==> flow/design.v <==
`timescale 1ns / 1ps
module axi_tlp_decoder 
#(
parameter AXIDATAWIDTH = 8
)
(
input clk,
input reset,
input tvalid,
input [8*AXIDATAWIDTH-1:0] tdata,
output reg tready,
input [AXIDATAWIDTH-1:0] tstrb,
input [21:0] tuser,
input tlast,
output reg [7:0]  a4lm_addr,
output reg [31:0] a4lm_wr_data,
output reg a4lm_wr_cmd,
output reg a4lm_rd_cmd,
output reg [7:0] cfg_addr,
output reg [31:0] cfg_wr_data,
output reg cfg_rd_cmd,
output reg cfg_wr_cmd,
output reg fifo0_wr_cmd,
output reg [16*AXIDATAWIDTH+4-1:0] fifo0_wr_data,
input fifo0_empty_flag,
input fifo0_full_flag,
input fifo0_prog_full_flag,
output reg req_compl,
output reg [2:0] compl_code,
input tlp_enc_ready,
output reg [2:0]   tenc_tc,                         
output reg [1:0]   tenc_attr,                       
output reg [9:0]   tenc_len,                        
output reg [15:0]  tenc_rid,                        
output reg [7:0]   tenc_tag,                        
output reg [7:0]   tenc_be,                         
output reg [12:0]  tenc_addr,                       
input lnk_up,
input cfg_to_turnoff,
output reg cfg_to_turnoff_ok
);
localparam [3:0] idle = 4'b0000,
						discharge_tlp = 4'b1111,
						cfg_rd = 4'b0001,
						cfg_wr = 4'b0010,
						a4lm_rd = 4'b0011,
						a4lm_wr = 4'b0100,
						a4sm_wr0 = 4'b0101,
						a4sm_wr1 = 4'b1001,
						wait_state = 4'b1000,
						receiving = 4'b1100;
reg [3:0] state_reg;
reg  tlp_digest;
reg [16*AXIDATAWIDTH+4-1:0] buffer0;
localparam [2:0] reg_rd_compl = 3'b001,
						cfg_rd_compl = 3'b010,
						cfg_wr_compl = 3'b011,
						adc_mem_compl = 3'b100;
localparam ADC_MEM_RD32 = 9'b00_00000_01;
localparam ADC_MEM_WR32 = 9'b10_00000_01;	
localparam REG_RD32 = 9'b00_00000_10;
localparam REG_WR32 = 9'b10_00000_10;
localparam CFG_RD   = 9'b00_00100_00; 
localparam CFG_WR   = 9'b10_00100_00;
always@(posedge clk)
begin
if(reset)
	begin
		state_reg <= idle;
		tready <= 1'b0;
		a4lm_addr <= 0;
		a4lm_wr_data <= 0;
		a4lm_wr_cmd <= 1'b0;
		a4lm_rd_cmd <= 1'b0;
		cfg_addr <= 0;
		cfg_wr_data <= 0;
		cfg_rd_cmd <= 1'b0;
		cfg_wr_cmd <= 1'b0;
		fifo0_wr_cmd = 1'b0;
		fifo0_wr_data = 0;
		req_compl <= 1'b0;
		compl_code <= 0;
		tenc_tc <= 0;
		tenc_attr <= 0;
		tenc_len <= 0;
		tenc_rid <= 0;
		tenc_tag <= 0;
		tenc_be <= 0;
		tenc_addr <= 0;
		cfg_to_turnoff_ok <= 1'b0;
	end
else
	begin
		case(state_reg)
			idle:
				begin
					cfg_to_turnoff_ok <= 1'b0;
					buffer0 = 0;
					tenc_tc <= 0;
					tenc_attr <= 0;
					tenc_len <= 0;
					tenc_rid <= 0;
					tenc_tag <= 0;
					tenc_be <= 0;
					tenc_addr <= 0;
					a4lm_wr_data <= 0;
					a4lm_addr <= 0;
					a4lm_wr_cmd <= 0;
					a4lm_rd_cmd <= 0;
					cfg_addr <= 0;
					cfg_wr_data <= 0;
					cfg_rd_cmd <= 0;
					cfg_wr_cmd <= 0;
					fifo0_wr_cmd = 0;
					fifo0_wr_data = 0;
					req_compl <= 0;
					compl_code <= 0;
					tready <= 1'b0;
					if(cfg_to_turnoff)
						begin
							cfg_to_turnoff_ok <= 1'b1;
						end
					if(lnk_up & tlp_enc_ready & tvalid & ~tlast & (~(fifo0_empty_flag & fifo0_full_flag)) & (~fifo0_prog_full_flag) &(~cfg_to_turnoff))
						begin
							state_reg <= receiving;
							tready <= 1'b1;
						end 
				end
			receiving:
				begin
					if(tdata[14] == 0)
							begin
								tlp_digest <= tdata[15];
								case ({tdata[30:24],{tuser[6],tuser[4] | tuser[2]}})
										REG_RD32:
											begin
												state_reg <= a4lm_rd;
												tenc_tc     <= tdata[22:20]; 
												tenc_attr   <= tdata[13:12];
												tenc_len    <= tdata[9:0];
												tenc_rid    <= tdata[63:48];
												tenc_tag    <= tdata[47:40];
												tenc_be     <= tdata[39:32];
												req_compl <= 1'b1;
												compl_code <= reg_rd_compl;
											end
										REG_WR32:
											begin
												state_reg <= a4lm_wr;
											end
										ADC_MEM_RD32:
											begin
												tenc_tc     <= tdata[22:20]; 
												tenc_attr   <= tdata[13:12];
												tenc_len    <= tdata[9:0];
												tenc_rid    <= tdata[63:48];
												tenc_tag    <= tdata[47:40];
												tenc_be     <= tdata[39:32];
												req_compl <= 1'b1;
												compl_code <= adc_mem_compl;
												state_reg <= idle;
											end
										ADC_MEM_WR32:
											begin
												buffer0[9:0] = tdata[9:0];
												buffer0[15:10] = tuser[7:2];
												state_reg <= a4sm_wr0;
											end
										CFG_RD:
											begin
												tenc_tc     <= tdata[22:20]; 
												tenc_attr   <= tdata[13:12];
												tenc_len    <= tdata[9:0];
												tenc_rid    <= tdata[63:48];
												tenc_tag    <= tdata[47:40];
												tenc_be     <= tdata[39:32];
												req_compl <= 1'b1;
												state_reg <= cfg_rd;
												compl_code <= cfg_rd_compl;
											end
										CFG_WR:
											begin
												req_compl <= 1'b1;
												tenc_tc     <= tdata[22:20]; 
												tenc_attr   <= tdata[13:12];
												tenc_len    <= tdata[9:0];
												tenc_rid    <= tdata[63:48];
												tenc_tag    <= tdata[47:40];
												tenc_be     <= tdata[39:32];
												compl_code <= cfg_wr_compl;
												state_reg <= cfg_wr;
											end
										default:
											begin
												state_reg <= discharge_tlp;
											end
								endcase
							end
						else
							begin
								state_reg <= discharge_tlp;
							end
				end
			a4lm_rd:
				begin
					req_compl <= 1'b0;
					a4lm_addr <= tdata[9:2];
					tenc_addr <= tdata[14:2];
					a4lm_rd_cmd <= 1'b1;
					state_reg <= idle;
				end
			a4lm_wr:
				begin
					a4lm_addr <= tdata[9:2];
					a4lm_wr_data <= tdata[63:32];
					a4lm_wr_cmd <= 1'b1;
					if(tlp_digest)
						begin
							state_reg <= discharge_tlp;
						end
					else
						begin
							state_reg <= idle;
							tready <= 1'b0;
						end
				end
			a4sm_wr0:
				begin
					buffer0[45:16] = tdata[31:2];
					fifo0_wr_data = buffer0;
					fifo0_wr_cmd = 1'b1;
					buffer0[31:0] = tdata[63:32];
					buffer0[128] = 1;
					state_reg <= a4sm_wr1;
				end
			a4sm_wr1:
				begin
					fifo0_wr_cmd = 1'b0;
					if(tlast)
						begin
							if(buffer0[129])
								begin
									buffer0[127:96] = tdata[31:0];
									buffer0[131] = 1'b1;
									fifo0_wr_cmd = 1'b1;
									fifo0_wr_data = buffer0;
									tready <= 1'b0;
									state_reg <= idle;
								end
							else
								begin
									buffer0[63:32] = tdata[31:0];
									buffer0[129] = 1'b1;
									buffer0[131:130] = 2'b00;
									fifo0_wr_cmd = 1'b1;
									fifo0_wr_data = buffer0;
									tready <= 1'b0;
									state_reg <= idle;
								end
						end
					else
						begin
							if(buffer0[129])
								begin
									buffer0[127:96] = tdata[31:0];
									buffer0[131] = 1'b1;
									fifo0_wr_cmd = 1'b1;
									fifo0_wr_data = buffer0;
									buffer0[31:0] = tdata[63:32];
									buffer0[131:128] = 4'b0001;
								end
							else
								begin
									buffer0[95:32] = tdata[63:0];
									buffer0[130:129] =  2'b11;
								end
						end
				end
			cfg_rd:
				begin
					tenc_addr <= tdata[14:2];
					req_compl <= 1'b0;
					cfg_addr <= tdata[9:2];
					cfg_rd_cmd <= 1'b1;
					if(tlast)
						begin
							state_reg <= idle;
						end
					else
						begin
							state_reg <= discharge_tlp;
						end
				end
			cfg_wr:
				begin
					tenc_addr <= tdata[14:2];
					req_compl <= 1'b0;
					cfg_wr_cmd <= 1'b1;
					cfg_addr <= tdata[9:2];
					cfg_wr_data <= tdata[63:32];
					if(tlast)
						begin
							state_reg <= idle;
						end
					else
						begin
							state_reg <= discharge_tlp;
						end
				end
			discharge_tlp:
				begin
					a4lm_wr_cmd <= 1'b0;
					if(tlast)
						begin
							state_reg <= idle;
							tready <= 1'b0;
						end
				end
		endcase
	end
end
endmodule
`timescale 1ns / 1ps
module axi_tlp_encoder 
#(
parameter AXIWIDTH = 8    
)
(
input clk,
input reset,
input [7:0] cfg_bus_number,
input [4:0] cfg_device_number,
input [2:0] cfg_function_number,
input [31:0]cfg_rd_data,
input cfg_valid,
input               req_compl,
input [2:0] 			compl_code,
output reg          tlp_encoder_ready,
input [2:0]         tenc_tc,
input [1:0]         tenc_attr,
input [9:0]         tenc_len,
input [15:0]        tenc_rid,
input [7:0]         tenc_tag,
input [7:0]         tenc_be,
input [12:0]        tenc_addr,
input 						a4lm_valid,
input [31:0]				a4lm_data,
input [1:0] 				a4lm_err_code,
input 				fifo1_full_flag,
input 				fifo1_empty_flag,
output reg       	fifo1_rd_cmd,
input	[131:0]		fifo1_rd_data,
output reg 								tx_tvalid,
output reg [8*AXIWIDTH-1:0] tx_tdata,
input 									tx_tready,
output reg [AXIWIDTH-1:0] tx_tstrb,
output reg								 tx_tlast
);
localparam [2:0] idle = 3'b000,
						cfg_rd_state = 3'b001,
						cfg_wr_state = 3'b010,
						reg_rd_state = 3'b100,
						adc_mem_state0 = 3'b101,
						adc_mem_state1 = 3'b110,
						adc_mem_state2 = 3'b011,
						waiting = 3'b111;
localparam PIO_64_CPLD_FMT_TYPE = 7'b10_01010;
localparam PIO_64_CPL_FMT_TYPE  = 7'b00_01010;
localparam [2:0] reg_rd_compl = 3'b001,
						cfg_rd_compl = 3'b010,
						cfg_wr_compl = 3'b011,
						adc_mem_compl = 3'b100;
reg [2:0] state_reg;
reg err_reg;
reg [131:0] 	buffer;
reg [31:0]     buffer0;
reg [9:0]	 counter;
reg [15:0] 	requester_id;
reg [7:0]	tag_reg;
reg [11:0] 	byte_count_reg;
reg [1:0] compl_reg;
reg [6:0] lower_addr;
reg flag0;
reg flag1;
reg flag2;
reg flag3;
always @(*)
begin
	byte_count_reg = 12'd0;
	casex (tenc_be[7:0])
		8'b00001xx1: byte_count_reg = 4;
		8'b000001x1: byte_count_reg = 3;
		8'b00001x10: byte_count_reg = 3;
		8'b00000011: byte_count_reg = 2;
		8'b00000110: byte_count_reg = 2;
		8'b00001100: byte_count_reg = 2;
		8'b00000001: byte_count_reg = 1;
		8'b00000010: byte_count_reg = 1;
		8'b00000100: byte_count_reg = 1;
		8'b00001000: byte_count_reg = 1;
		8'b00000000: byte_count_reg = 1;
		8'b1xxxxxx1: byte_count_reg = (tenc_len << 2);
		8'b01xxxxx1: byte_count_reg = (tenc_len << 2)-1;
		8'b001xxxx1: byte_count_reg = (tenc_len << 2)-2;
		8'b0001xxx1: byte_count_reg = (tenc_len << 2)-3;
		8'b1xxxxx10: byte_count_reg = (tenc_len << 2)-1;
		8'b01xxxx10: byte_count_reg = (tenc_len << 2)-2;
		8'b001xxx10: byte_count_reg = (tenc_len << 2)-3;
		8'b0001xx10: byte_count_reg = (tenc_len << 2)-4;
		8'b1xxxx100: byte_count_reg = (tenc_len << 2)-2;
		8'b01xxx100: byte_count_reg = (tenc_len << 2)-3;
		8'b001xx100: byte_count_reg = (tenc_len << 2)-4;
		8'b0001x100: byte_count_reg = (tenc_len << 2)-5;
		8'b0001x100: byte_count_reg = (tenc_len << 2)-5;
		8'b1xxx1000: byte_count_reg = (tenc_len << 2)-3;
		8'b01xx1000: byte_count_reg = (tenc_len << 2)-4;
		8'b001x1000: byte_count_reg = (tenc_len << 2)-5;
		8'b00011000: byte_count_reg = (tenc_len << 2)-6;
	endcase
end
always@(posedge clk)
begin
if(reset)
	begin
		state_reg <= idle;
		tlp_encoder_ready <= 1'b0;
		fifo1_rd_cmd = 1'b0;
		tx_tvalid <= 1'b0;
		tx_tdata <= 0;
		tx_tstrb <= 0;
		tx_tlast <= 1'b0;
	end
else
	begin
		case(state_reg)
			idle:
				begin
					flag2 <= 0;
					buffer0 <= 0;
					flag3 <= 0;
					flag0 <= 0;
					flag1 <= 0;
					requester_id <= 0;
					tag_reg <= 0;
					compl_reg <= 0;
					counter = 0;
					err_reg <= 0;
					tlp_encoder_ready <= 1'b1;
					fifo1_rd_cmd = 0;
					tx_tvalid <= 0;
					tx_tdata <= 0;
					tx_tstrb <= 0;
					tx_tlast <= 0;
					err_reg <= 0;
					buffer <= 0;
					if(req_compl&~(fifo1_empty_flag  & fifo1_full_flag))
						begin
							tlp_encoder_ready <= 1'b0;
							case(compl_code)
									reg_rd_compl:
										begin
											tx_tdata[30:24] <= PIO_64_CPLD_FMT_TYPE;
											state_reg <= waiting;
											compl_reg <= 2'd1;
											tx_tdata[9:0] <= 10'b1;  
											tx_tdata[43:32] <= byte_count_reg;
											flag0 <= 1;
										end
									cfg_rd_compl:
										begin
											tx_tdata[30:24] <= PIO_64_CPLD_FMT_TYPE;
											state_reg <= waiting;
											compl_reg <= 2'd2;
											tx_tdata[9:0] <= 10'b1;  
											tx_tdata[43:32] <= 4;
											tx_tdata[47:45] <= 000;
											flag0 <= 1;
										end
									cfg_wr_compl:
										begin
											tx_tvalid <= 1'b1;
											tx_tdata[30:24] <= PIO_64_CPL_FMT_TYPE;
											state_reg <= cfg_wr_state;
											tx_tdata[9:0] <= 10'b1;  
											tx_tdata[47:45] <= 000;
											tx_tdata[43:32] <= 4;
										end
									adc_mem_compl:
										begin
											flag0 <= 1;
											compl_reg <= 2'd3;
											tx_tdata[30:24] <= PIO_64_CPLD_FMT_TYPE;
											state_reg <= waiting;
											tx_tdata[9:0] <= tenc_len; 
											counter = tenc_len;
											tx_tdata[43:32] <= byte_count_reg;
										end
							endcase
							requester_id <= tenc_rid;
							tag_reg <= tenc_tag;
							tx_tdata[63:48] <= {	cfg_bus_number,
														cfg_device_number,
														cfg_function_number  
														};
							tx_tdata[44] <= 1'b0; 
							tx_tdata[31] <= 0;
							tx_tdata[23] <= 1'b0;
							tx_tdata[22:20] <= tenc_tc;
							tx_tdata[19:14] <= 6'b0;
							tx_tdata[13:12] <= tenc_attr;
							tx_tdata[11:10] <= 2'b0;
							tx_tstrb   <= 8'hFF;
							flag1 <= 0;
						end
				end
			waiting:
				begin
					if(flag1 == 0)
						begin
							casex ({flag0, tenc_be[3:0]})
								5'b0_xxxx : lower_addr <= 7'h0;
								5'bx_0000 : lower_addr <= {tenc_addr[4:0], 2'b00};
								5'bx_xxx1 : lower_addr <= {tenc_addr[4:0], 2'b00};
								5'bx_xx10 : lower_addr <= {tenc_addr[4:0], 2'b01};
								5'bx_x100 : lower_addr <= {tenc_addr[4:0], 2'b10};
								5'bx_1000 : lower_addr <= {tenc_addr[4:0], 2'b11};
							endcase
							flag1 <= 1;
						end
					case(compl_reg)
						2'd1:  
							begin
								if(a4lm_valid)
									begin
										case(a4lm_err_code)
											2'b10:
												begin
													tx_tdata[30:24] <= PIO_64_CPL_FMT_TYPE;
													tx_tdata[47:45] <= 3'b100; 
													err_reg <= 1'b1;
												end
											2'b01:
												begin
													tx_tdata[30:24] <= PIO_64_CPL_FMT_TYPE;
													tx_tdata[47:45] <= 3'b001; 
													err_reg <= 1'b1;
												end
											2'b00:
												begin
													tx_tdata[47:45] <= 3'b000;
													buffer[31:0] <= a4lm_data;
												end
										endcase
										tx_tvalid <= 1;
										state_reg <= reg_rd_state;
									end
							end
						2'd2:  
							begin
								if(cfg_valid)
									begin
										buffer[31:0] <= cfg_rd_data;
										tx_tvalid <= 1'b1;
										state_reg <= cfg_rd_state;
									end
							end
						2'd3:  
							begin
								if(fifo1_empty_flag == 0)
									begin
										tx_tdata[47:45] <= 3'b000;
										state_reg <= adc_mem_state0;
										fifo1_rd_cmd <= 1'b1;
									end
							end
					endcase
				end
			reg_rd_state:
				begin
					if(tx_tready)
						begin
							if(err_reg)
								begin
									tx_tdata[63:32] <= 32'h0;
									tx_tstrb   <= 8'h0F;
								end
							else
								begin
									tx_tstrb   <= 8'hFF;
									tx_tdata[63:32] <= buffer[31:0];
								end
							tx_tdata[31:16] <= requester_id;
							tx_tdata[15:8] <= tag_reg;
							tx_tdata[7] <= 1'b0;
							tx_tdata[6:0] <= lower_addr;
							tx_tlast <= 1'b1;
							state_reg <= idle;
						end
				end
			cfg_rd_state:
				begin
					if(tx_tready)
						begin
							tx_tstrb <= 8'hFF;
							tx_tlast <= 1'b1;
							state_reg <= idle;
							tx_tdata[63:32] <= buffer[31:0];
							tx_tdata[31:16] <= requester_id;
							tx_tdata[15:8] <= tag_reg;
							tx_tdata[7] <= 1'b0;
							tx_tdata[6:0] <= 7'b0;
						end
				end
			cfg_wr_state:
				begin
					if(tx_tready)
						begin
							tx_tstrb <= 8'h0F;
							tx_tlast <= 1'b1;
							state_reg <= idle;
							tx_tdata[31:16] <= tenc_rid;
							tx_tdata[15:8] <= tenc_tag;
							tx_tdata[7] <= 1'b0;
							tx_tdata[6:0] <= 7'b0;
						end
				end
			adc_mem_state0:
				begin
					buffer <= fifo1_rd_data;
					state_reg <= adc_mem_state1;
					fifo1_rd_cmd <= 1'b0;
					tx_tvalid <= 1'b1;
				end
			adc_mem_state1:
				begin
					if(tx_tready)
						begin
							tx_tdata[31:16] <= requester_id;
							tx_tdata[15:8] <= tag_reg;
							tx_tdata[7] <= 1'b0;
							tx_tdata[6:0] <= lower_addr;
							tx_tdata[63:32] <= buffer[31:0];
							state_reg <= adc_mem_state2;
							counter = counter - 1'b1;
						end
				end
			adc_mem_state2:
				begin
					case(counter)
					10'd1:
						begin
							state_reg <= idle;
							tx_tlast <= 1'b1;
							tx_tdata[63:32] <= 0;
							if(~buffer[130])
								begin
									tx_tdata[31:0] <= buffer[63:32];
								end
							else
								begin
									tx_tdata[31:0] <= buffer0;
								end
							tx_tstrb <= 8'h0F;
						end
					10'd3:
						begin
							fifo1_rd_cmd <= 1'b0;
							counter = counter - 2;
							buffer0 <= buffer[127:96];
							tx_tdata <= buffer[95:32];
							tx_tstrb <= 8'hFF;
						end
					default:
						begin
							if(counter[1])
								begin
									fifo1_rd_cmd <= 1'b1;
									buffer0 <= buffer[127:96];
									tx_tdata <= buffer[95:32];
									counter = counter - 2;
								end
							else
								begin
									fifo1_rd_cmd <= 1'b0;
									tx_tdata[31:0] <= buffer0;
									tx_tdata[63:32] <= fifo1_rd_data[31:0];
									buffer = fifo1_rd_data;
									counter = counter - 2;
								end
						end
					endcase
				end
		endcase
	end
end
endmodule
`timescale 1ns / 1ps
module axi4_lite_master
				#(
					parameter ADDR_WIDTH = 8,
					parameter DATA_WIDTH = 32,
					parameter STRB_WIDTH = DATA_WIDTH/8
				)
				(
					input 								reset,
					input 								clk,
					output reg 							awvalid,
					input 								awready,
					output reg	[1:0]					awprot,
					output reg	[ADDR_WIDTH-1:0]	awaddr,
					output reg 							wrvalid,
					input 								wrready,
					output reg  [STRB_WIDTH-1:0]	wrstrb,
					output reg 	[DATA_WIDTH-1:0]	wrdata,
					output reg 							bready,
					input 								bvalid,
					input [1:0]							bresp,
					output reg 							arvalid,
					input 								arready,
					output reg [ADDR_WIDTH-1:0]	araddr,
					output reg [1:0]					arprot,
					input  [DATA_WIDTH-1:0]			rddata,
					output reg 							rdready,
					input 								rdvalid,
					input  [2:0]						rdresp,
					input 								userrdcmd, 
					input 								userwrcmd,
					input  [ADDR_WIDTH-1:0] 		userrdwraddr,
					input  [DATA_WIDTH-1:0] 		userwrdata,
					output reg	[DATA_WIDTH-1:0] 	userrddata,
					output reg 							data_valid,
					output reg [1:0] 					error
				);
localparam  idle   = 4'b0000,
				read1  = 4'b0001,
				read2  = 4'b0010,
				read3  = 4'b0011,
				write1 = 4'b0100, 
				write2 = 4'b0101,
				write3 = 4'b0110,
				okay = 2'b00,  
				exokay = 2'b01, 
				slverr = 2'b10, 
				decerr = 2'b11; 
reg [3:0] statereg;
always@(posedge clk)
begin
	if(reset)
		begin
			statereg <= idle;
			araddr <= 0;
			awaddr <= 0;
			userrddata <= 32'h0;
			bready <= 1'b0;
			awvalid <= 1'b0;
			awprot <= 2'b00;
			wrdata <= 0;
			wrstrb <= 0;
			wrvalid <= 1'b0;
			arvalid <= 1'b0;
			arprot <= 0;
			data_valid <= 1'b0;
			rdready <= 1'b0;
			error <= 0;
		end
	else
		begin
			case(statereg)
				idle:
					begin	
						araddr <= 0;
						awaddr <= 0;
						userrddata <=  32'h0;
						statereg <= idle;
						bready <= 1'b0;
						awvalid <= 1'b0;
						awprot <= 2'b00;
						wrdata <= 0;
						wrstrb <= 0;
						wrvalid <= 1'b0;
						bready <= 1'b0;
						arvalid <= 1'b0;
						arprot <= 0;
						data_valid <= 1'b0;
						rdready <= 1'b0;
						error <= 0;
						if(userrdcmd)
							begin
								araddr <= userrdwraddr;
								statereg <= read1;
								arvalid <= 1'b1;
							end
						else	
							begin
								if(userwrcmd)
									begin
										wrdata <= userwrdata;
										wrstrb <= 4'b1111;
										awvalid <= 1'b1;
										awaddr <= userrdwraddr;
										statereg <= write1;
									end
							end
					end
				read1:
					begin
						if(arready)
							begin
								arvalid <= 1'b0;
								araddr <= 1'b0;
								statereg <= read2;
							end
					end
				read2:
					begin
						if(rdvalid)
							begin
								rdready <= 1'b1;
								case (rdresp)
									okay:
										begin
											userrddata <= rddata;
											data_valid <= 1'b1;
										end
									exokay:
										begin
											userrddata <= rddata;
											data_valid <= 1'b1;
										end
									slverr:
										begin
											data_valid <= 1'b1;
											error <= 2'b10;
										end
									decerr:
										begin
											data_valid <= 1'b1;
											error <= 2'b11;
										end
								endcase 
								statereg <= idle;
							end
					end
				write1:
					begin
						if(awready)
							begin
								awvalid <= 1'b0;
								statereg <= write2;
								wrvalid <= 1'b1;
							end
					end
				write2:
					begin
						if(wrready)
							begin
								wrvalid <= 1'b0;
								statereg <= write3;
							end
					end
				write3:
					begin
						if(bvalid)
							begin
								case(bresp)
									okay:
										begin
											error <= 2'b00;
											data_valid <= 1'b1;
										end
									exokay:
										begin
											error <= 2'b00;
											data_valid <= 1'b1;
										end
									slverr:
										begin
											data_valid <= 1'b1;
											error <= 2'b10;
										end
									decerr:
										begin
											data_valid <= 1'b1;
											error <= 2'b11;
										end
								endcase
								statereg <= idle;
								bready <= 1'b1;
							end
					end
			endcase
		end
end
endmodule
`timescale 1ns / 1ps
module axi4_lite_slave
				#(
					parameter ADDR_WIDTH = 8,
					parameter ADDR_WIDTH_SLAVE = 5,
					parameter DATA_WIDTH = 32,
					parameter STRB_WIDTH = DATA_WIDTH/8,
					parameter AXI_SLAVE_ADDR = 3'b000
				)
				(
					input 									reset,
					input 									clk,
					input 									awvalid,
					output reg 								awready,
					input 		[1:0]						awprot,
					input 		[ADDR_WIDTH-1:0]		awaddr,
					input 									wrvalid,
					output reg 								wrready,
					input 		[STRB_WIDTH-1:0]		wrstrb,
					input  		[DATA_WIDTH-1:0]		wrdata,
					input 									bready,
					output reg 								bvalid,
					output reg [1:0]						bresp,
					input 									arvalid,
					output reg 								arready,
					input  		[ADDR_WIDTH-1:0]		araddr,
					input 		[1:0]						arprot,
					output reg [DATA_WIDTH-1:0]		rdata,
					input 									rready,
					output reg 								rvalid,
					output reg [2:0]						rresp,
					output reg 								rfwrcmd,
					output reg 								rfrdcmd,
					output reg [ADDR_WIDTH_SLAVE-1:0] rfrdaddr,
					output reg [ADDR_WIDTH_SLAVE-1:0] rfwraddr,
					output reg[(DATA_WIDTH)-1:0] 	rfwrdata,
					input 		[(DATA_WIDTH)-1:0] 	rfrddata,
					input 									rf_busy,
					output reg 								slave_need_rf,
					input										rf_data_valid
					);
localparam 		idle = 3'b000,
					write1 = 3'b001,
					write2 = 3'b010,
					read1 = 3'b100,
					read2 = 3'b101;
reg [2:0]statereg;
reg [DATA_WIDTH-1:0] datareg;
always@(posedge clk)
begin
	if(reset)
		begin
			statereg <= idle;
			bvalid <= 0;
			wrready <= 1'b0;
			arready <= 1'b0;
			rdata <= 0;
			rfrdaddr <= 1'b0;
			rfwraddr <= 1'b0;
			rvalid <= 1'b0;
			rresp <= 2'b00;
			awready <= 1'b0;
			bresp <= 2'b00;
			rfwrcmd <= 1'b0;
			rfrdcmd <= 0;
			rfwrdata <= 0;
			slave_need_rf <= 1'b0;
		end
	else
		begin
			case(statereg)
				idle:
					begin
						bvalid <= 0;
						wrready <= 1'b0;
						arready <= 1'b0;
						rdata <= 0;
						rfrdaddr <= 1'b0;
						rfwraddr <= 1'b0;
						rvalid <= 1'b0;
						rresp <= 2'b00;
						awready <= 1'b0;
						bresp <= 2'b00;
						rfwrcmd <= 1'b0;
						rfrdcmd <= 0;
						rfwrdata <= 0;
						statereg <= idle;  
						slave_need_rf <= 1'b0;
						if(awvalid)
							begin
								if(awaddr[7:5] == AXI_SLAVE_ADDR)
									begin
										statereg <= write1;
										rfwraddr <= awaddr[4:0];
										awready <= 1'b1;
										slave_need_rf <= 1'b1;
									end
							end 
						if(arvalid)
							begin
								if(araddr[7:5] == AXI_SLAVE_ADDR)
									begin
										statereg <= read1;
										rfrdaddr <= araddr[4:0];
										rfrdcmd <= 1'b1;
										arready <= 1'b1;
										slave_need_rf <= 1'b1;
									end
							end
					end
				read1:
					begin
						arready <= 1'b0;
						if(~rf_busy)
							begin
								rfrdcmd <= 1'b0;
								if(rf_data_valid)
									begin
										rdata <= rfrddata;
										rvalid <= 1'b1;
										rresp <= 2'b00;
										statereg <= read2;
										slave_need_rf <= 1'b0;
									end
							end
					end
				read2:
					begin
						if(rready)
							begin
								rvalid <= 1'b0;
								statereg <= idle;
							end
					end
				write1:
					begin
						awready <= 1'b0;
						if(wrvalid)
							begin
								wrready <= 1'b1;
								rfwrdata <= wrdata;
								statereg <= write2;
								if(~rf_busy)
									begin
										rfwrcmd <= 1'b1;
										bresp <= 2'b00;
										bvalid <= 1'b1;
									end
							end
					end
				write2:
					begin
						rfwrcmd <= 1'b0;
						wrready <= 1'b0;
						bvalid <= 1'b1;
						slave_need_rf <= 1'b0;
						if(bready)
							begin
								statereg <= idle;
								bvalid <= 1'b0;
							end
					end
		endcase
	end
end
endmodule
`timescale 1ns / 1ps
module register_file
					#(
						parameter   NMBROFDATABITS       =    32, 
										NMBROFADDRBITS   =    5  
					)
					(
						input 												reset,
						input													 clk,
						input 												rd_en,
						input 												wr_en,
						input	 		[NMBROFADDRBITS-1:0]				 wr_addr, 
						input 		[NMBROFADDRBITS-1:0]					 rd_addr,
						input 		[NMBROFDATABITS-1:0]			 	wr_data,
						output reg 	[NMBROFDATABITS-1:0]	 			rd_data,
						output reg 											rf_data_valid
					);	
reg [NMBROFDATABITS-1:0]   array_reg  [0:15]; 
reg statereg;
localparam idle = 1'b0,
				read = 1'b1;
always@(posedge clk)
begin
	if(reset)  
		begin
			statereg <= idle;
			rd_data <= 32'h0;
			rf_data_valid <= 1'b0;
			array_reg[0] <= 32'hFFFFFFFF;
			array_reg[1] <= 32'hFFFFFFFF;
			array_reg[2] <= 32'hFFFFFFFF;
			array_reg[3] <= 32'hFFFFFFFF;
			array_reg[4] <= 32'hFFFFFFFF; 
			array_reg[5] <= 32'hFFFFFFFF;
			array_reg[6] <= 32'hFFFFFFFF;
			array_reg[7] <= 32'hFFFFFFFF;
			array_reg[8] <= 32'hFFFFFFFF;
			array_reg[9] <= 32'hFFFFFFFF;
			array_reg[10] <= 32'hFFFFFFF;
			array_reg[11] <= 32'hFFFFFFF;
			array_reg[12] <= 32'hFFFFFFF;
			array_reg[13] <= 32'hFFFFFFF;
			array_reg[14] <= 32'hFFFFFFF;
			array_reg[15] <= 32'hFFFFFFF;
		end
	else
		begin
			case(statereg)
				idle:
					begin
						rd_data <= 32'h0;
						rf_data_valid <= 0;
						if(rd_en)
							begin
								rf_data_valid <= 1'b1;
								statereg <= read;
								if(rd_addr < 16)
									begin
										rd_data <= array_reg[rd_addr[3:0]];
									end
								else 
									begin
										rd_data <= 32'hFFFFFFFF;
									end
							end
						if(wr_en)
							begin
								if(wr_addr < 16)
									begin
										array_reg[wr_addr[3:0]] <= wr_data;
									end
							end
					end
				read:
					begin
						statereg <= idle;						
					end
			endcase
		end
end
endmodule
`timescale 1ns / 1ps
module pcie_pio_ctrl (
  input          clk,
  input          reset,
  input          tvalid,
  input  [63:0]  tdata,
  output         tready,
  input  [7:0]   tstrb,
  input  [21:0]  tuser,
  input          tlast,
  output [7:0]   cfg_addr,
  output [31:0]  cfg_wr_data,
  output         cfg_rd_cmd,
  output         cfg_wr_cmd,
  input  [31:0]  cfg_rd_data,
  input          cfg_valid,
  output         fifo0_wr_cmd,
  output [131:0] fifo0_wr_data,
  input          fifo0_empty_flag,
  input          fifo0_full_flag,
  input          fifo0_prog_full_flag,
  input          fifo1_full_flag,
  input          fifo1_empty_flag,
  output         fifo1_rd_cmd,
  input  [131:0] fifo1_rd_data,
  input  [7:0]   cfg_bus_number,
  input  [4:0]   cfg_device_number,
  input  [2:0]   cfg_function_number,
  input          lnk_up,
  input          cfg_to_turnoff,
  output         cfg_to_turnoff_ok,
  output         tx_tvalid,
  output [63:0]  tx_tdata,
  input          tx_tready,
  output [7:0]   tx_tstrb,
  output         tx_tlast
);
  wire [7:0]  a4lm_addr;
  wire [31:0] a4lm_wr_data;
  wire        a4lm_wr_cmd, a4lm_rd_cmd;
  wire        req_compl, tlp_enc_ready;
  wire [2:0]  compl_code;
  wire [2:0]  tenc_tc;
  wire [1:0]  tenc_attr;
  wire [9:0]  tenc_len;
  wire [15:0] tenc_rid;
  wire [7:0]  tenc_tag;
  wire [7:0]  tenc_be;
  wire [12:0] tenc_addr;
  wire [31:0] a4lm_data;
  wire        a4lm_valid;
  wire [1:0]  a4lm_err_code;
  wire        awvalid, awready, wrvalid, wrready, bready, bvalid;
  wire        arvalid, arready, rready, rvalid;
  wire [1:0]  awprot, arprot, bresp;
  wire [7:0]  awaddr, araddr;
  wire [3:0]  wrstrb;
  wire [31:0] wrdata, rdata;
  wire [2:0]  rresp;
  wire        rfwrcmd, rfrdcmd, rf_data_valid, slave_need_rf;
  wire [4:0]  rfrdaddr, rfwraddr;
  wire [31:0] rfwrdata, rfrddata;
  axi_tlp_decoder #(.AXIDATAWIDTH(8)) u_dec (
    .clk(clk), .reset(reset),
    .tvalid(tvalid), .tdata(tdata), .tready(tready), .tstrb(tstrb),
    .tuser(tuser), .tlast(tlast),
    .a4lm_addr(a4lm_addr), .a4lm_wr_data(a4lm_wr_data),
    .a4lm_wr_cmd(a4lm_wr_cmd), .a4lm_rd_cmd(a4lm_rd_cmd),
    .cfg_addr(cfg_addr), .cfg_wr_data(cfg_wr_data),
    .cfg_rd_cmd(cfg_rd_cmd), .cfg_wr_cmd(cfg_wr_cmd),
    .fifo0_wr_cmd(fifo0_wr_cmd), .fifo0_wr_data(fifo0_wr_data),
    .fifo0_empty_flag(fifo0_empty_flag), .fifo0_full_flag(fifo0_full_flag),
    .fifo0_prog_full_flag(fifo0_prog_full_flag),
    .req_compl(req_compl), .compl_code(compl_code), .tlp_enc_ready(tlp_enc_ready),
    .tenc_tc(tenc_tc), .tenc_attr(tenc_attr), .tenc_len(tenc_len),
    .tenc_rid(tenc_rid), .tenc_tag(tenc_tag), .tenc_be(tenc_be),
    .tenc_addr(tenc_addr),
    .lnk_up(lnk_up), .cfg_to_turnoff(cfg_to_turnoff),
    .cfg_to_turnoff_ok(cfg_to_turnoff_ok)
  );
  axi4_lite_master #(.ADDR_WIDTH(8), .DATA_WIDTH(32)) u_a4lm (
    .reset(reset), .clk(clk),
    .awvalid(awvalid), .awready(awready), .awprot(awprot), .awaddr(awaddr),
    .wrvalid(wrvalid), .wrready(wrready), .wrstrb(wrstrb), .wrdata(wrdata),
    .bready(bready), .bvalid(bvalid), .bresp(bresp),
    .arvalid(arvalid), .arready(arready), .araddr(araddr), .arprot(arprot),
    .rddata(rdata), .rdready(rready), .rdvalid(rvalid), .rdresp(rresp),
    .userrdcmd(a4lm_rd_cmd), .userwrcmd(a4lm_wr_cmd),
    .userrdwraddr(a4lm_addr), .userwrdata(a4lm_wr_data),
    .userrddata(a4lm_data), .data_valid(a4lm_valid), .error(a4lm_err_code)
  );
  axi4_lite_slave #(.ADDR_WIDTH(8), .ADDR_WIDTH_SLAVE(5), .DATA_WIDTH(32),
                    .AXI_SLAVE_ADDR(3'b000)) u_a4ls (
    .reset(reset), .clk(clk),
    .awvalid(awvalid), .awready(awready), .awprot(awprot), .awaddr(awaddr),
    .wrvalid(wrvalid), .wrready(wrready), .wrstrb(wrstrb), .wrdata(wrdata),
    .bready(bready), .bvalid(bvalid), .bresp(bresp),
    .arvalid(arvalid), .arready(arready), .araddr(araddr), .arprot(arprot),
    .rdata(rdata), .rready(rready), .rvalid(rvalid), .rresp(rresp),
    .rfwrcmd(rfwrcmd), .rfrdcmd(rfrdcmd), .rfrdaddr(rfrdaddr), .rfwraddr(rfwraddr),
    .rfwrdata(rfwrdata), .rfrddata(rfrddata), .rf_busy(1'b0),
    .slave_need_rf(slave_need_rf), .rf_data_valid(rf_data_valid)
  );
  register_file #(.NMBROFDATABITS(32), .NMBROFADDRBITS(5)) u_rf (
    .reset(reset), .clk(clk),
    .rd_en(rfrdcmd), .wr_en(rfwrcmd),
    .wr_addr(rfwraddr), .rd_addr(rfrdaddr),
    .wr_data(rfwrdata), .rd_data(rfrddata), .rf_data_valid(rf_data_valid)
  );
  axi_tlp_encoder #(.AXIWIDTH(8)) u_enc (
    .clk(clk), .reset(reset),
    .cfg_bus_number(cfg_bus_number), .cfg_device_number(cfg_device_number),
    .cfg_function_number(cfg_function_number),
    .cfg_rd_data(cfg_rd_data), .cfg_valid(cfg_valid),
    .req_compl(req_compl), .compl_code(compl_code), .tlp_encoder_ready(tlp_enc_ready),
    .tenc_tc(tenc_tc), .tenc_attr(tenc_attr), .tenc_len(tenc_len),
    .tenc_rid(tenc_rid), .tenc_tag(tenc_tag), .tenc_be(tenc_be),
    .tenc_addr(tenc_addr),
    .a4lm_valid(a4lm_valid), .a4lm_data(a4lm_data), .a4lm_err_code(a4lm_err_code),
    .fifo1_full_flag(fifo1_full_flag), .fifo1_empty_flag(fifo1_empty_flag),
    .fifo1_rd_cmd(fifo1_rd_cmd), .fifo1_rd_data(fifo1_rd_data),
    .tx_tvalid(tx_tvalid), .tx_tdata(tx_tdata), .tx_tready(tx_tready),
    .tx_tstrb(tx_tstrb), .tx_tlast(tx_tlast)
  );
endmodule
==> flow/run.sh <==
#!/bin/bash
# the make line also repeats each setting of config.mk as NAME=value (left out here)
make -C /OpenROAD-flow-scripts/flow DESIGN_CONFIG=/design/flow/config.mk WORK_HOME=/design/flow/orfs CLKGATE_MAP_FILE= finish
==> flow/config.mk <==
export PLATFORM = sky130hd
export DESIGN_NAME = pcie_pio_ctrl
export DESIGN_NICKNAME = pcie_pio_ctrl
export VERILOG_FILES = /design/flow/design.v
export SDC_FILE = /design/flow/constraint.sdc
export NUM_CORES = 4
export LEC_CHECK = 0
export ABC_AREA = 1
export CAP_MARGIN = 20
export CORE_ASPECT_RATIO = 1.52
export CORE_MARGIN = 2
export CORE_UTILIZATION = 44
export GPL_ROUTABILITY_DRIVEN = 0
export MAX_ROUTING_LAYER = met4
export MIN_ROUTING_LAYER = met1
export PLACE_DENSITY_LB_ADDON = 0.14
export SETUP_SLACK_MARGIN = -0.53
export SLEW_MARGIN = 20
export TNS_END_PERCENT = 35
==> flow/constraint.sdc <==
create_clock -name core_clock -period 7.37 [get_ports {clk}]
set_input_delay 1.4740 -clock core_clock [delete_from_list [all_inputs] [get_ports {clk}]]
set_output_delay 1.4740 -clock core_clock [all_outputs]
set_load 0.01 [all_outputs]
==> deck_impl_summary.md, run 1 <==
Key Metrics from the Run

Setup path
  • Crit Path Class: reg -> reg
  • R2R cell count: 12
  • Most used cell, CP: buf_4
  • Crit path max-delay family: buffers and inverters
  • Ordered list of cells on the worst path: buf_4 > clkinv_1 > ha_1 > inv_1 > nor2_2 > nand2_2 > nand2_1 > nor2_2 > o21ai_0 > nor3_4 > buf_4 > buf_4
  • Crit Path Max Fanout: 82
  • Worst setup endpoint: u_enc.buffer[120]$_SDFFCE_PP0P_
  • Reg2reg start: u_enc.counter[1]$_DFFE_PP_
  • Crit-path max cell delay: 0.76 ns
  • Worst r2r dst: u_enc.buffer[120]$_SDFFCE_PP0P_
  • Reg2reg setup slack: 2.63 ns
  • Startpoint types: flip-flop
  • CP Buf/Inv Count: 5
  • Crit path launch: u_enc.counter[1]$_DFFE_PP_
  • Slowest-stage cell, CP: buf_4
  • Arrival @ worst endpoint: 5.15 ns
  • Worst EP required: 7.77 ns
  • Crit. path cell count: 12
  • Setup crit end kind: flip-flop

Pwr
  • Largest Pwr Group: registers
  • Clock power frac: 0.437
  • Max VDD drop: 0.251 mV
  • Comb power frac: 0.041
  • Total combinational power: 674 uW
  • Psw: 3670 uW
  • Sequential Power Share: 0.522
  • Clock-net power: 7170 uW
  • Lkg Pwr: 0.0259 uW
  • P per Cell Area: 224 nW/um2
  • Sw frac: 0.223
  • Internal: 12700 uW
  • Seq pwr: 8570 uW

Detailed routing
  • DRT iter0 DRCs: 5004
  • Vias per cell: 5.51
  • Vias: 51200
  • Drt first pass iters: 6
  • Detailed-route DRC error count: 0
  • Drt wl/cell: 22.7 um
  • Drt total wl: 211000 um
  • Final ANT Viol Nets: 0

Synth
  • Yosys synthesis chip area: 62200 um2
  • Main flop type: edfxtp_1
  • Yosys cell types: 52
  • Simple logic cell fraction of the synthesized area: 0.191
  • Top-area cell share: 0.411
  • Largest cells by area: edfxtp_1, dfxtp_1, nand2_1
  • Synth Register Bits: 1432
  • Mean Syn Cell Area: 8.86 um2
  • Yosys cell count: 7012
  • Number of enable flip-flop cells: 850
  • Syn Std Cell Area: 62200 um2
  • Ys Warns: 5
  • Synth Seq Share: 0.598
  • Post-Synth AOI/OAI Area: 0.131
  • Adder-Cell Fraction of Synth Area: 0.00161
  • Post-synth top cells: nand2_1, edfxtp_1, nor2_1
  • Post-synthesis xor/xnor area fraction: 0.00113
  • Area fraction in mux cells: 0
  • Main kind of combinational logic by area: simple AND/OR/NAND/NOR gates
  • Net Count, Synth: 7307
  • Asr flop ratio synth: 0
  • Most common cell in the netlist: nand2_1
  • Cells after synthesis: 7012
  • Cell taking the most area after synthesis: edfxtp_1

Worst hold path
  • HP Start: u_a4lm.wrdata[0]$_SDFFE_PP0P_
  • Hold Crit Depth: 2
  • Worst hold path endpoint: u_a4ls.rfwrdata[0]$_SDFFE_PP0P_
  • Min-Delay Path Class: reg -> reg

Timing
  • Slew margin rel.: 0.220
  • Fin. Hold Viols: 0
  • Slew Viols, Final: 0
  • Least-Margin Pin Slew: 1.17 ns
  • Final Skew: 0.0278 ns
  • Fin Setup TNS: 0 ns
  • Post-layout min period: 4.74 ns
  • Fmax: 211 MHz
  • Final worst path period share: 0.644
  • Final setup viols: 0
  • RSZ-0062 raised after global routing: no

Clocking
  • CTS buffer count: 138
  • CTS Hold Bufs: 0
  • # resized after CTS: 0
  • Clock transition at the registers of the reported paths: 0.06 ns
  • Postcts setup bufs: 0
  • Latest clock arrival within the worst-skew pair: 0.78 ns
  • CTS tree: built
  • CTS Root Cell: clkbuf_16
  • CTS max path bufs: 3
  • Clock sink count: 1432
  • H-tree levels: 4

Floorplanning
  • Initial cell density of the core: 0.441
  • IO Count: 539
  • Core Rows: 170
  • Die x size: 309 um
  • Die y size: 467 um
  • Die Footprint: 144000 um2
  • Core Footprint: 141000 um2

Global route
  • Largest net degree at the start of global routing: 174
  • Total GRT Usage: 0.295
  • Antenna violations before repair: 19
  • Grt ovf: 0
  • First-pass GRT wire length: 309000 um
  • Vias in the first global route: 48700

Placement
  • IO buf count: 511
  • Area post-placement: 68700 um2
  • Detail Placement HPWL: 137000 um

Job
  • Max-cap violations: 0
  • OpenROAD warning count: 69

Finish
  • Finished Cell Area: 73300 um2
  • Synth-to-layout area growth: 17.9%
  • Fin nets: 7558
  • FILL cells: 13300

Status
  • Outcome: no timing/DRC/antenna violations
[through the flow]
stage	power [uW]	worst slack, ns	hold WS, ns	cells	util
2_1_floorplan	9020	1.03	0.422	7012	-
3_3_place_gp	9410	2.26	0.449	9010	0.487
3_5_place_dp	9420	2.25	0.453	9011	0.488
4_1_cts	16500	2.66	0.457	9264	0.520
5_1_grt	16800	2.37	0.477	9285	0.521
6_report	16400	2.63	0.458	9286	0.521
[routing by layer]
metal | GRT usage | share of wire | wire length (um) | vias up
met5 | - | 0 | 0 | -
met4 | 0.136 | 0.047 | 9910 | 0
met3 | 0.0490 | 0.073 | 15400 | 432
met2 | 0.486 | 0.50 | 104000 | 2093
met1 | 0.352 | 0.38 | 81000 | 24700
li1 | - | - | - | 23900
[final cells by class]
cell class | instances | area, um2 | area share
Antenna cell | 18 | 45.0 | 0.000614
Clock buffer | 195 | 4080 | 0.0556
Clock inverter | 58 | 428 | 0.00584
Inverter | 734 | 2770 | 0.0378
Multi-Input combinational cell | 4353 | 20500 | 0.280
Sequential cell | 1432 | 37200 | 0.507
Tap cell | 1892 | 2370 | 0.0323
Timing Repair Buffer | 604 | 5920 | 0.0807
==> run 2, diff against run 1 <==
Settings changed: ABC_AREA 1 to not set, CORE_ASPECT_RATIO 1.52 to not set, CORE_UTILIZATION 44 to 40, GPL_ROUTABILITY_DRIVEN 0 to not set, MAX_ROUTING_LAYER met4 to not set, MIN_ROUTING_LAYER met1 to not set, PLACE_DENSITY_LB_ADDON 0.14 to not set, SETUP_SLACK_MARGIN -0.53 to not set, TNS_END_PERCENT 35 to not set.
Clock period 7.37 ns to 8.28 ns, I/O delays scaled along.
==> run 2 against run 1 <==
  * Clock power shrank 5.3%
  * Still clean
  * Largest cell class unchanged
  * Critical path depth shrank 5
  * Wire length shrank 6.0%
  * Largest power group unchanged
  * First-iteration DRC count shrank 10%
==> deck_impl_summary.md, run 2 <==
Key Metrics from the Run

Detailed routing
  • Vias per cell: 5.77 (+4.7%)
  • Vias: 43300 (-15%)
  • Drt first pass iters: 8 (+2)
  • Drt wl/cell: 26.4 um (+16%)
  • Detailed-route DRC error count: 0 (unchanged)
  • Drt total wl: 198000 um (-6.0%)
  • Final ANT Viol Nets: 0 (unchanged)
  • DRT iter0 DRCs: 4499 (-10%)

Setup path
  • Setup crit end kind: flip-flop
  • Ordered list of cells on the worst path: buf_8 > nor4b_1 > nor2b_1 > nand2b_4 > nor3_2 > buf_4 > or2_2
  • Crit path launch: reset
  • R2R cell count: 6 (-6)
  • Reg2reg setup slack: 4.25 ns (+1.62 ns)
  • Crit Path Class: in -> reg
  • Worst r2r dst: u_rf.array_reg[0][17]$_SDFFCE_PN1P_
  • Crit Path Max Fanout: 65 (-21%)
  • Arrival @ worst endpoint: 5.05 ns (-0.10 ns)
  • Worst EP required: 8.68 ns (+0.91 ns)
  • Startpoint types: input pin
  • CP Buf/Inv Count: 2 (-3)
  • Reg2reg start: u_a4ls.wrready$_SDFFE_PP0P_
  • Crit path max-delay family: simple AND/OR/NAND/NOR gates
  • Crit-path max cell delay: 0.87 ns (+0.11 ns)
  • Slowest-stage cell, CP: or2_2
  • Crit. path cell count: 7 (-5)
  • Worst setup endpoint: u_rf.array_reg[0][17]$_SDFFCE_PN1P_

Floorplanning
  • Core Footprint: 150000 um2 (+6.4%)
  • Core Rows: 142 (-16%)
  • Die x size: 392 um (+27%)
  • Die Footprint: 154000 um2 (+6.6%)
  • IO Count: 539 (unchanged)
  • Initial cell density of the core: 0.403 (-0.0389)
  • Die y size: 392 um (-16%)

Timing
  • Hold_ws: 0.451 ns (-0.00785 ns)
  • Final worst path period share: 0.562 (-0.0814)
  • PnR worst setup slack: 3.63 ns (+0.998 ns)
  • Least-Margin Pin Slew: 1.13 ns (-0.0347 ns)
  • Fin. Hold Viols: 0 (unchanged)
  • RSZ-0062 raised after global routing: no
  • Fin Setup TNS: 0 ns (unchanged)
  • Final Skew: 0.0300 ns (+0.00220 ns)
  • Slew Viols, Final: 0 (unchanged)
  • Final setup viols: 0 (unchanged)
  • Post-layout min period: 4.65 ns
  • Slew margin rel.: 0.245 (+0.0250)
  • Fmax: 215 MHz

Clocking
  • Clock transition at the registers of the reported paths: 0.06 ns (about the same)
  • Clock sink count: 1432 (unchanged)
  • # resized after CTS: 0 (unchanged)
  • Latest clock arrival within the worst-skew pair: 0.80 ns (+0.02 ns)
  • CTS buffer count: 153 (+11%)
  • CTS tree: built
  • H-tree levels: 4 (unchanged)
  • CTS max path bufs: 3 (unchanged)
  • Postcts setup bufs: 0 (unchanged)
  • CTS Hold Bufs: 0 (unchanged)
  • CTS Root Cell: clkbuf_16

Synth
  • Most common cell in the netlist: edfxtp_1
  • Asr flop ratio synth: 0 (unchanged)
  • Yosys cell types: 84 (+62%)
  • Yosys cell count: 5051 (-28%)
  • Syn Std Cell Area: 60300 um2 (-3.0%)
  • Post-synthesis xor/xnor area fraction: 0.000726 (-0.000401)
  • Cells after synthesis: 5051 (-28%)
  • Ys Warns: 5 (unchanged)
  • Post-Synth AOI/OAI Area: 0.114 (-0.0170)
  • Cell taking the most area after synthesis: edfxtp_1
  • Adder-Cell Fraction of Synth Area: 0.00183 (+0.000216)
  • Largest cells by area: edfxtp_1, dfxtp_1, mux4_2
  • Mean Syn Cell Area: 11.9 um2 (+35%)
  • Yosys synthesis chip area: 60300 um2 (-3.0%)
  • Synth Seq Share: 0.617 (+0.0185)
  • Top-area cell share: 0.423 (+0.0127)
  • Simple logic cell fraction of the synthesized area: 0.162 (-0.0293)
  • Main kind of combinational logic by area: simple AND/OR/NAND/NOR gates
  • Net Count, Synth: 5346 (-27%)
  • Synth Register Bits: 1432 (unchanged)
  • Post-synth top cells: edfxtp_1, dfxtp_1, nor2_1
  • Main flop type: edfxtp_1
  • Area fraction in mux cells: 0.0731 (+0.0731)
  • Number of enable flip-flop cells: 850 (unchanged)

Pwr
  • Sequential Power Share: 0.512 (-0.010)
  • Lkg Pwr: 0.0224 uW (-13%)
  • Clock power frac: 0.456 (+0.019)
  • Total Power: 14900 uW (-9.4%)
  • Comb power frac: 0.032 (-0.009)
  • Seq pwr: 7620 uW (-11%)
  • Clock-net power: 6790 uW (-5.3%)
  • Largest Pwr Group: registers
  • Max VDD drop: 0.234 mV (-6.8%)
  • Sw frac: 0.221 (-0.00281)
  • P per Cell Area: 206 nW/um2 (-7.8%)
  • Psw: 3280 uW (-10%)
  • Internal: 11600 uW (-9.0%)
  • Total combinational power: 475 uW (-30%)

Job
  • OpenROAD warning count: 62 (-10%)
  • Max-cap violations: 0 (unchanged)

Finish
  • Final Core Density: 0.481 (-0.0392)
  • Gate Area: 21400 um2 (+4.3%)
  • Sequential standard cell area: 37200 um2 (about the same)
  • Fin nets: 5645 (-25%)
  • Synth-to-layout area growth: 19.6%
  • FILL cells: 13400 (+1.4%)

Global route
  • Total GRT Usage: 0.251 (-0.0432)
  • Grt ovf: 0 (unchanged)
  • First-pass GRT wire length: 285000 um (-7.8%)
  • Antenna violations before repair: 16 (-3)
  • Vias in the first global route: 41200 (-15%)
  • Largest net degree at the start of global routing: 154 (-11%)

Placement
  • Detail Placement HPWL: 125000 um (-8.5%)
  • Pre-CTS setup slack: 2.80 ns (+0.544 ns)
  • IO buf count: 511 (unchanged)
  • RePlAce Congestion: 0.854

Worst hold path
  • Worst hold path endpoint: u_enc.tx_tdata[44]$_SDFFE_PP0P_
  • Min-Delay Path Class: reg -> reg
  • Hold Crit Depth: 2 (unchanged)
  • HP Start: u_enc.tx_tdata[44]$_SDFFE_PP0P_

Status
  • Outcome: no timing/DRC/antenna violations
==> run 2: per-layer routing <==
layer  track usage  wire length [um]  up-vias
met4         0.108              8560        4
met5             0                27        -
met3        0.0426             14100      369
li1              -                 -    19200
met1         0.335             81200    21900
met2         0.405             94300     1793
==> run 2: final cells by class <==
type                            instances  share of cell area
Multi-Input combinational cell       3124               0.297
Tap cell                             2016              0.0350
Timing Repair Buffer                  609              0.0817
Antenna cell                           13            0.000451
Clock inverter                         52             0.00696
Clock buffer                          232              0.0616
Sequential cell                      1432               0.516
Inverter                               30             0.00156
==> run 2: stage by stage <==
step | cells | instance area, um2
3_3_place_gp | 7210 | 67100
6_report | 7508 | 72100
4_1_cts | 7495 | 72100
3_5_place_dp | 7211 | 67100
2_1_floorplan | 5051 | 60300
5_1_grt | 7504 | 72100
==> run 3, diff against run 2 <==
Settings changed: ABC_AREA set to 1, CORE_UTILIZATION 40 to 68, CTS_CLUSTER_DIAMETER set to 269, PLACE_DENSITY set to 0.39.
Clock period 8.28 ns to 11.9 ns, I/O delays scaled along.
==> run 3 against run 2 <==
  * Sequential power is about 30% lower
  * Non-clock buffer count is 10 lower
  * Register-to-register slack better by 3.8 ns
  * Power is 30% lower
  * Critical path depth is 4 higher
  * Sequential share of layout area is 0.42 points lower
  * Sequential cell count stayed put
  * Clock-buffer cell count is 23 lower
  * Via count is 23% higher
==> deck_impl_summary.md, run 3 <==
Key Metrics from the Run

Status
  • Outcome: no timing/DRC/antenna violations

Timing
  • Fin Setup TNS: 0 ns (unchanged)
  • Least-Margin Pin Slew: 1.18 ns (+0.0448 ns)
  • RSZ-0062 raised after global routing: no
  • Post-layout min period: 5.54 ns
  • Slew Viols, Final: 0 (unchanged)
  • PnR worst setup slack: 6.36 ns (+2.73 ns)
  • Slew margin rel.: 0.215 (-0.0299)
  • Final setup viols: 0 (unchanged)
  • Final Skew: 0.0241 ns (-0.00594 ns)
  • Fmax: 180 MHz
  • Final worst path period share: 0.466 (-0.0963)
  • Fin. Hold Viols: 0 (unchanged)

Finish
  • Gate Area: 20500 um2 (-4.2%)
  • Fin nets: 7560 (+34%)
  • Sequential standard cell area: 37200 um2 (about the same)
  • FILL cells: 5882 (-56%)
  • Synth-to-layout area growth: 16.9%

Synth
  • Net Count, Synth: 7307 (+37%)
  • Yosys synthesis chip area: 62200 um2 (+3.1%)
  • Synth Register Bits: 1432 (unchanged)
  • Post-synthesis xor/xnor area fraction: 0.00113 (+0.000401)
  • Number of enable flip-flop cells: 850 (unchanged)
  • Yosys cell types: 52 (-38%)
  • Most common cell in the netlist: nand2_1
  • Largest cells by area: edfxtp_1, dfxtp_1, nand2_1
  • Mean Syn Cell Area: 8.86 um2 (-26%)
  • Cell taking the most area after synthesis: edfxtp_1
  • Syn Std Cell Area: 62200 um2 (+3.1%)
  • Adder-Cell Fraction of Synth Area: 0.00161 (-0.000216)
  • Top-area cell share: 0.411 (-0.0127)
  • Synth Seq Share: 0.598 (-0.0185)
  • Cells after synthesis: 7012 (+39%)
  • Post-synth top cells: nand2_1, edfxtp_1, nor2_1
  • Area fraction in mux cells: 0 (-0.0731)
  • Main kind of combinational logic by area: simple AND/OR/NAND/NOR gates
  • Simple logic cell fraction of the synthesized area: 0.191 (+0.0293)
  • Yosys cell count: 7012 (+39%)
  • Main flop type: edfxtp_1
  • Post-Synth AOI/OAI Area: 0.131 (+0.0170)
  • Asr flop ratio synth: 0 (unchanged)
  • Ys Warns: 5 (unchanged)

Clocking
  • # resized after CTS: 0 (unchanged)
  • CTS max path bufs: 3 (unchanged)
  • CTS Hold Bufs: 0 (unchanged)
  • CTS tree: built
  • Clock transition at the registers of the reported paths: 0.06 ns (about the same)
  • CTS Root Cell: clkbuf_16
  • CTS buffer count: 145 (-5.2%)
  • Postcts setup bufs: 0 (unchanged)
  • H-tree levels: 4 (unchanged)
  • Latest clock arrival within the worst-skew pair: 0.77 ns (-0.03 ns)
  • Clock sink count: 1432 (unchanged)

Global route
  • Antenna violations before repair: 35 (+19)
  • Vias in the first global route: 50800 (+23%)
  • Grt ovf: 0 (unchanged)
  • First-pass GRT wire length: 295000 um (+3.5%)
  • Largest net degree at the start of global routing: 137 (-11%)
  • Total GRT Usage: 0.414 (+0.163)

Pwr
  • Clock-net power: 4680 uW (-31%)
  • Internal: 8130 uW (-30%)
  • P per Cell Area: 143 nW/um2 (-31%)
  • Clock power frac: 0.450 (-0.006)
  • Lkg Pwr: 0.0260 uW (+16%)
  • Largest Pwr Group: registers
  • Total combinational power: 412 uW (-13%)
  • Sequential Power Share: 0.511 (about the same)
  • Total Power: 10400 uW (-30%)
  • Psw: 2260 uW (-31%)
  • Max VDD drop: 0.152 mV (-35%)
  • Sw frac: 0.218 (-0.00289)
  • Seq pwr: 5310 uW (-30%)
  • Comb power frac: 0.040 (+0.008)

Setup path
  • Arrival @ worst endpoint: 5.94 ns (+0.89 ns)
  • Crit path max-delay family: buffers and inverters
  • Crit-path max cell delay: 0.76 ns (-0.11 ns)
  • R2R cell count: 7 (+1)
  • Worst r2r dst: u_enc.buffer[89]$_SDFFCE_PP0P_
  • Startpoint types: input pin
  • Crit Path Class: in -> reg
  • Worst setup endpoint: u_rf.array_reg[15][9]$_SDFFCE_PN1P_
  • Setup crit end kind: flip-flop
  • Slowest-stage cell, CP: nor2_4
  • Reg2reg start: u_enc.counter[1]$_DFFE_PP_
  • Ordered list of cells on the worst path: buf_8 > inv_6 > nand2_1 > nor3_2 > inv_2 > nor2_1 > inv_1 > nor2_4 > inv_1 > nand2_1 > buf_4
  • Worst EP required: 12.29 ns (+3.61 ns)
  • Crit Path Max Fanout: 83 (+28%)
  • Reg2reg setup slack: 8.01 ns (+3.76 ns)
  • Crit path launch: reset
  • CP Buf/Inv Count: 6 (+4)
  • Crit. path cell count: 11 (+4)

Detailed routing
  • Drt wl/cell: 23.1 um (-13%)
  • Final ANT Viol Nets: 0 (unchanged)
  • Vias: 53300 (+23%)
  • DRT iter0 DRCs: 8270 (+84%)
  • Vias per cell: 6.20 (+7.5%)
  • Detailed-route DRC error count: 0 (unchanged)
  • Drt total wl: 198000 um (about the same)
  • Drt first pass iters: 6 (-2)

Worst hold path
  • HP Start: u_enc.fifo1_rd_cmd$_SDFFE_PP0P_
  • Hold Crit Depth: 2 (unchanged)
  • Worst hold path endpoint: u_enc.fifo1_rd_cmd$_SDFFE_PP0P_
  • Min-Delay Path Class: reg -> reg

Placement
  • RePlAce Congestion: 0.950 (+11%)
  • Detail Placement HPWL: 125000 um (+0.10%)
  • IO buf count: 511 (unchanged)
  • Pre-CTS setup slack: 5.75 ns (+2.96 ns)

Floorplanning
  • Initial cell density of the core: 0.688 (+0.286)
  • Die Footprint: 93800 um2 (-39%)
  • Die y size: 306 um (-22%)
  • Core Footprint: 90300 um2 (-40%)
  • Core Rows: 110 (-23%)
  • Die x size: 306 um (-22%)
  • IO Count: 539 (unchanged)

Job
  • OpenROAD warning count: 66 (+6.5%)
  • Max-cap violations: 0 (unchanged)
-- run 3: final cells by class --
type / instances / share of cell area
clock inverter: 57 / 0.00859
multi-input combinational: 4353 / 0.282
sequential: 1432 / 0.512
clock buffer: 209 / 0.0587
tap: 1176 / 0.0202
timing repair buffer: 599 / 0.0796
antenna: 28 / 0.000964
inverter: 734 / 0.0382
-- run 3: through the flow --
step,cells,util,hold slack [ns],instance area [um2]
CTS,8560,0.804,0.453,72600
finish,8588,0.805,0.453,72700
global placement,8294,0.750,0.438,67700
global route,8584,0.805,0.479,72700
floorplan,7012,-,0.422,62200
detailed placement,8294,0.750,0.446,67700
-- run 3: layer usage --
layer	vias to the layer above	track usage	share of wire
li1	24000	-	-
met1	25000	0.520	0.35
met2	3508	0.651	0.46
met3	735	0.0872	0.11
met4	8	0.279	0.071
met5	-	0	0.00025
==> run 4, diff against run 3 <==
Settings changed: ABC_AREA 1 to not set, CORE_UTILIZATION 68 to 70, CTS_CLUSTER_DIAMETER 269 to 55, CTS_CLUSTER_SIZE set to 39, PLACE_DENSITY 0.39 to not set, SETUP_SLACK_MARGIN set to 0.72.
Clock period 11.9 ns to 2.81 ns, I/O delays scaled along.
==> run 4 against run 3 <==
  * The run now fails in global routing (5_1_grt)
  * Die area down 5.7%
  * Area after synthesis shrank 3.0%
  * Synthesized cell count down 28%
==> deck_impl_summary.md, run 4 <==
Physical Implementation Snapshot

Placement
  • RePlAce Congestion: 0.948 (-0.22%)
  • IO buf count: 511 (unchanged)
  • Area post-placement: 67700 um2 (about the same)
  • Detail Placement HPWL: 124000 um (-1.1%)

Synth
  • Yosys cell count: 5051 (-28%)
  • Simple logic cell fraction of the synthesized area: 0.162 (-0.0293)
  • Number of enable flip-flop cells: 850 (unchanged)
  • Post-Synth AOI/OAI Area: 0.114 (-0.0170)
  • Yosys synthesis chip area: 60300 um2 (-3.0%)
  • Synth Seq Share: 0.617 (+0.0185)
  • Main flop type: edfxtp_1
  • Post-synthesis xor/xnor area fraction: 0.000726 (-0.000401)
  • Adder-Cell Fraction of Synth Area: 0.00183 (+0.000216)
  • Main kind of combinational logic by area: simple AND/OR/NAND/NOR gates
  • Top-area cell share: 0.423 (+0.0127)
  • Net Count, Synth: 5346 (-27%)
  • Cells after synthesis: 5051 (-28%)
  • Most common cell in the netlist: edfxtp_1
  • Ys Warns: 5 (unchanged)
  • Syn Std Cell Area: 60300 um2 (-3.0%)
  • Largest cells by area: edfxtp_1, dfxtp_1, mux4_2
  • Cell taking the most area after synthesis: edfxtp_1
  • Synth Register Bits: 1432 (unchanged)
  • Asr flop ratio synth: 0 (unchanged)
  • Mean Syn Cell Area: 11.9 um2 (+35%)
  • Yosys cell types: 84 (+62%)
  • Area fraction in mux cells: 0.0731 (+0.0731)
  • Post-synth top cells: edfxtp_1, dfxtp_1, nor2_1

Status
  • Outcome: stopped before the end
  • Last stage: global routing (5_1_grt)

Floorplanning
  • Die y size: 297 um (-2.9%)
  • IO Count: 539 (unchanged)
  • Core Footprint: 85300 um2 (-5.5%)
  • Core Rows: 107 (-2.7%)
  • Initial cell density of the core: 0.707 (+0.0185)
  • Die x size: 297 um (-2.9%)
  • Die Footprint: 88500 um2 (-5.7%)

Clocking
  • H-tree levels: 3 (-1)
  • CTS Root Cell: clkbuf_16
  • CTS Hold Bufs: 0 (unchanged)
  • CTS max path bufs: 3 (unchanged)
  • CTS buffer count: 108 (-26%)
  • Clock sink count: 1432 (unchanged)
## run 4: through the flow
step / hold slack [ns] / std cells / setup slack, ns / utilization / TNS, ns
floorplan: 0.424 / 5051 / -1.81 / - / -292.20
global placement: 0.440 / 6479 / -0.303 / 0.794 / -4.84
detailed placement: 0.442 / 6479 / -0.310 / 0.794 / -5.03
CTS: 0.182 / 6798 / 0.463 / 0.869 / 0
## run 4: repair_timing
| item | in CTS |
|---|---|
| pin swaps | 87 |
| cloned | 37 |
| setup buffers | 77 |
| gates resized | 541 |
| setup endpoints to repair | 1476 |
Power is estimated from default activity; no workload was simulated.
